## job 1757
==> flow/design.v <==
`timescale 1ns / 1ps
module SCALER_CLOCK_v2(
		input clk33_i,
		input rst_i,
		output khz_clk_o
    );
	localparam [15:0] MATCH = 33333;
	reg [15:0] counter;
	reg khz_clk;
	always @(posedge clk33_i) begin
		if (rst_i) begin
			counter <= {16{1'b0}};
			khz_clk <= 1'b0;
		end else begin
			if (khz_clk) counter <= {16{1'b0}};
			else counter <= counter + 1;
			khz_clk <= (counter == MATCH);
		end
	end
	assign khz_clk_o = khz_clk;
endmodule
`timescale 1ns / 1ps
module ANITA3_scaler(
		clk_i,
		rst_i,
		pps_i,
		count_i,
		scaler_o
    );
	parameter WIDTH = 8;
	parameter PRESCALE = 0;
	input clk_i;
	input rst_i;
	input pps_i;
	input count_i;
	output [WIDTH-1:0] scaler_o;
	reg [WIDTH+PRESCALE-1:0] counter;
	wire [WIDTH+PRESCALE:0] counter_plus_one = counter + 1;
	reg [WIDTH-1:0] scaler;
	always @(posedge clk_i) begin
		if (rst_i) begin
			counter <= {WIDTH+PRESCALE{1'b0}};
			scaler <= {WIDTH{1'b0}};
		end else begin
			if (pps_i) counter <= {WIDTH+PRESCALE{1'b0}};
			else if (count_i && !counter_plus_one[WIDTH+PRESCALE]) counter <= counter_plus_one;
			if (pps_i) scaler <= counter[PRESCALE +: WIDTH];
		end
	end
	assign scaler_o = scaler;
endmodule
`timescale 1ns / 1ps
module SCALER_TOPv2(
		input clk33_i,
		input rst_i,
		input [16:0] scal_i,
		input [4:0] scal_addr_i,
		input scal_rd_i,
		output [15:0] scal_dat_o,
		output [15:0] refpulse_cnt_o
    );
	wire update_scalers;
	SCALER_CLOCK_v2 u_clk(.clk33_i(clk33_i),
								 .rst_i(rst_i),
								 .khz_clk_o(update_scalers));
	wire [15:0] scaler_data_out[31:0];
	reg [1:0] ref_pulse_reg;
	reg [15:0] ref_pulse_counter;
	reg [15:0] ref_pulse_count;
	reg [15:0] gated_scaler;
	wire [15:0] ref_pulse_in = {16{scal_i[0]}};
	always @(posedge clk33_i) begin
		if (rst_i) begin
			gated_scaler <= {16{1'b0}};
			ref_pulse_reg <= {2{1'b0}};
			ref_pulse_counter <= {16{1'b0}};
			ref_pulse_count <= {16{1'b0}};
		end else begin
			gated_scaler <= ref_pulse_in & scal_i[16:1];
			ref_pulse_reg <= {ref_pulse_reg[0],scal_i[0]};
			if (update_scalers) ref_pulse_counter <= {16{1'b0}};
			else if (ref_pulse_reg[0] && !ref_pulse_reg[1]) ref_pulse_counter <= ref_pulse_counter + 1;
			if (update_scalers) ref_pulse_count <= ref_pulse_counter;
		end
	end
	generate
		genvar trig, ant;
		for (trig=0;trig<4;trig=trig+1) begin : L1
			ANITA3_scaler #(.WIDTH(16),.PRESCALE(0)) u_l1_scaler(.clk_i(clk33_i),
																				  .rst_i(rst_i),
																				  .pps_i(update_scalers),
																				  .count_i(scal_i[1+trig]),
																				  .scaler_o(scaler_data_out[12+trig]));
			ANITA3_scaler #(.WIDTH(16),.PRESCALE(0)) u_l1_mon_scaler(.clk_i(clk33_i),
																				  .rst_i(rst_i),
																				  .pps_i(update_scalers),
																				  .count_i(gated_scaler[trig]),
																				  .scaler_o(scaler_data_out[28+trig]));
		end
		for (ant=0;ant<12;ant=ant+1) begin : ANT
			ANITA3_scaler #(.WIDTH(16),.PRESCALE(0)) u_ant_scaler(.clk_i(clk33_i),
																					.rst_i(rst_i),
																					.pps_i(update_scalers),
																					.count_i(scal_i[5+ant]),
																					.scaler_o(scaler_data_out[ant]));
			ANITA3_scaler #(.WIDTH(16),.PRESCALE(0)) u_ant_mon_scaler(.clk_i(clk33_i),
																					.rst_i(rst_i),
																					.pps_i(update_scalers),
																					.count_i(gated_scaler[4+ant]),
																					.scaler_o(scaler_data_out[16+ant]));
		end
	endgenerate
	reg scaler_bank;
	reg [31:0] scaler_ram[63:0];
	reg [31:0] scaler_out;
	reg reading;
	reg updating;
	reg was_updating;
	reg maybe_reading_too_slow;
	reg [4:0] scaler_addr_count;
	wire [5:0] scaler_addr_count_plus_one = scaler_addr_count + 1;
	always @(posedge clk33_i) begin
		if (updating && !rst_i)
			scaler_ram[{scaler_bank,scaler_addr_count}] <= {ref_pulse_count,scaler_data_out[scaler_addr_count]};
		scaler_out <= scaler_ram[{!scaler_bank,scal_addr_i}];
	end
	always @(posedge clk33_i) begin	
		if (rst_i) begin
			scaler_bank <= 1'b0;
			reading <= 1'b0;
			updating <= 1'b0;
			was_updating <= 1'b0;
			maybe_reading_too_slow <= 1'b0;
			scaler_addr_count <= {5{1'b0}};
		end else begin
		if (update_scalers) updating <= 1;
		else if (scaler_addr_count_plus_one[5]) updating <= 0;
		if (updating) scaler_addr_count <= scaler_addr_count_plus_one;
		if ((scal_addr_i == {5{1'b0}}) && scal_rd_i)
			reading <= 1;
		else if ((scal_addr_i == {5{1'b1}}) && scal_rd_i) 
			reading <= 0;
		else if (update_scalers && maybe_reading_too_slow)
			reading <= 0;
		if (!reading) maybe_reading_too_slow <= 0;
		else if (update_scalers && reading) maybe_reading_too_slow <= 1;
		was_updating <= updating;
		if (!updating && was_updating && !reading) scaler_bank <= ~scaler_bank;		
		end
	end
	assign scal_dat_o = scaler_out[15:0];
	assign refpulse_cnt_o = scaler_out[31:16];
endmodule
Settings: LEC_CHECK=0, CAP_MARGIN=20, CELL_PAD_IN_SITES_GLOBAL_PLACEMENT=3, CORE_MARGIN=2, CORE_UTILIZATION=40, GPL_ROUTABILITY_DRIVEN=1, MIN_ROUTING_LAYER=met2, PLACE_DENSITY_LB_ADDON=0.25, SLEW_MARGIN=20, TNS_END_PERCENT=50; clock period 2.97 ns.
run.sh (not shown) runs the stock make flow with config.mk's settings and CLKGATE_MAP_FILE=.
Job 1757: all stages done; final checks FAILED (negative setup slack).
diff inputs: job 1757 => job 4470
==> flow/config.mk <==
export PLATFORM = sky130hd
export DESIGN_NAME = SCALER_TOPv2
export DESIGN_NICKNAME = SCALER_TOPv2
export VERILOG_FILES = /design/flow/design.v
export SDC_FILE = /design/flow/constraint.sdc
export NUM_CORES = 4
export LEC_CHECK = 0
export CAP_MARGIN = 20
export CORE_MARGIN = 2
export CORE_UTILIZATION = 65
export CTS_CLUSTER_SIZE = 74
export MAX_ROUTING_LAYER = met4
export SETUP_SLACK_MARGIN = -0.65
export SLEW_MARGIN = 20
==> flow/constraint.sdc <==
create_clock -name core_clock -period 6.8 [get_ports {clk33_i}]
set_input_delay 1.3600 -clock core_clock [delete_from_list [all_inputs] [get_ports {clk33_i}]]
set_output_delay 1.3600 -clock core_clock [all_outputs]
set_load 0.01 [all_outputs]
==> comparison <==
- Job 4470 | stages: all done | timing, DRC, antenna: all pass
- Relative to job 1757, the routed wire length measured on job 4470 has decreased by more than 10%.
- When job 4470 is set beside job 1757, its maximum single-stage delay on the critical path turns out to be 0.28 ns larger.
- Looking at global-route wire length before repair across both flows, job 4470 is the stronger of the two, with job 1757 trailing.
- Fmax in job 4470 vs job 1757: down 36%
- Job 4470: largest driver fanout on the critical path is 40 higher than what job 1757 reported.
- Job 4470 vs. job 1757: ratio of routed vias to standard cells shows a reduction of about 12%; total power of the final layout shows a reduction of 0.055 W.
- Summary of the comparison: die size is lower in job 4470, relative to job 1757.
- Job 4470 has sequential share of layout area above what job 1757 had.
- Lower number of non-clock buffers in the layout was reported by job 4470, not job 1757.
Modified inputs, job 3791 compared to job 4470
-- flow/config.mk --
<<< job 4470, line 9
export CORE_MARGIN = 2
export CORE_UTILIZATION = 65
export CTS_CLUSTER_SIZE = 74
export MAX_ROUTING_LAYER = met4
export SETUP_SLACK_MARGIN = -0.65
export SLEW_MARGIN = 20
>>> job 3791, line 9
export CORE_MARGIN = 2
export CORE_UTILIZATION = 68
export CTS_CLUSTER_SIZE = 34
export SETUP_SLACK_MARGIN = 0.9
export SLEW_MARGIN = 20
==> flow/constraint.sdc <==
create_clock -name core_clock -period 3.9 [get_ports {clk33_i}]
set_input_delay 0.7800 -clock core_clock [delete_from_list [all_inputs] [get_ports {clk33_i}]]
set_output_delay 0.7800 -clock core_clock [all_outputs]
set_load 0.01 [all_outputs]
==> comparison <==
- The flow did not stop early for job 3791: all stages ran, and the layout cleared the timing, design-rule and antenna checks.
- Job 3791 vs job 4470: antenna diode count up in job 3791
- Met1 wire length | job 3791 above job 4470
- Job 4470 -> job 3791: count of clock-buffer cells in the layout decreased by a little under 10%
- The final reports for job 3791 and job 4470 show post-cts gate resize count higher in the former.
- Job 3791 ended up with in -> reg as its type of the most critical hold path; job 4470 ended up with reg -> reg.
For job 1572, these inputs were changed with respect to job 3791:
-- flow/config.mk --
<<< job 3791, line 9
export CORE_MARGIN = 2
export CORE_UTILIZATION = 68
export CTS_CLUSTER_SIZE = 34
export SETUP_SLACK_MARGIN = 0.9
export SLEW_MARGIN = 20
>>> job 1572, line 9
export CORE_MARGIN = 2
export CORE_UTILIZATION = 40
export GPL_ROUTABILITY_DRIVEN = 0
export PLACE_DENSITY_LB_ADDON = 0.18
export SLEW_MARGIN = 20
==> flow/constraint.sdc <==
create_clock -name core_clock -period 10.0 [get_ports {clk33_i}]
set_input_delay 2.0000 -clock core_clock [delete_from_list [all_inputs] [get_ports {clk33_i}]]
set_output_delay 2.0000 -clock core_clock [all_outputs]
set_load 0.01 [all_outputs]
Notes after the runs:
Taking job 3791 over job 1572, the non-clock buffer count in the final layout ratio works out to 2.1.
Job 1572 against job 3791: setup slack picked up an extra 4.72 ns, share of total power in the clock network up 1.2 points.
In job 1572 relative to job 3791, average wire per standard cell had gone down by more than 10%.
Power is estimated from default activity; no workload was simulated.
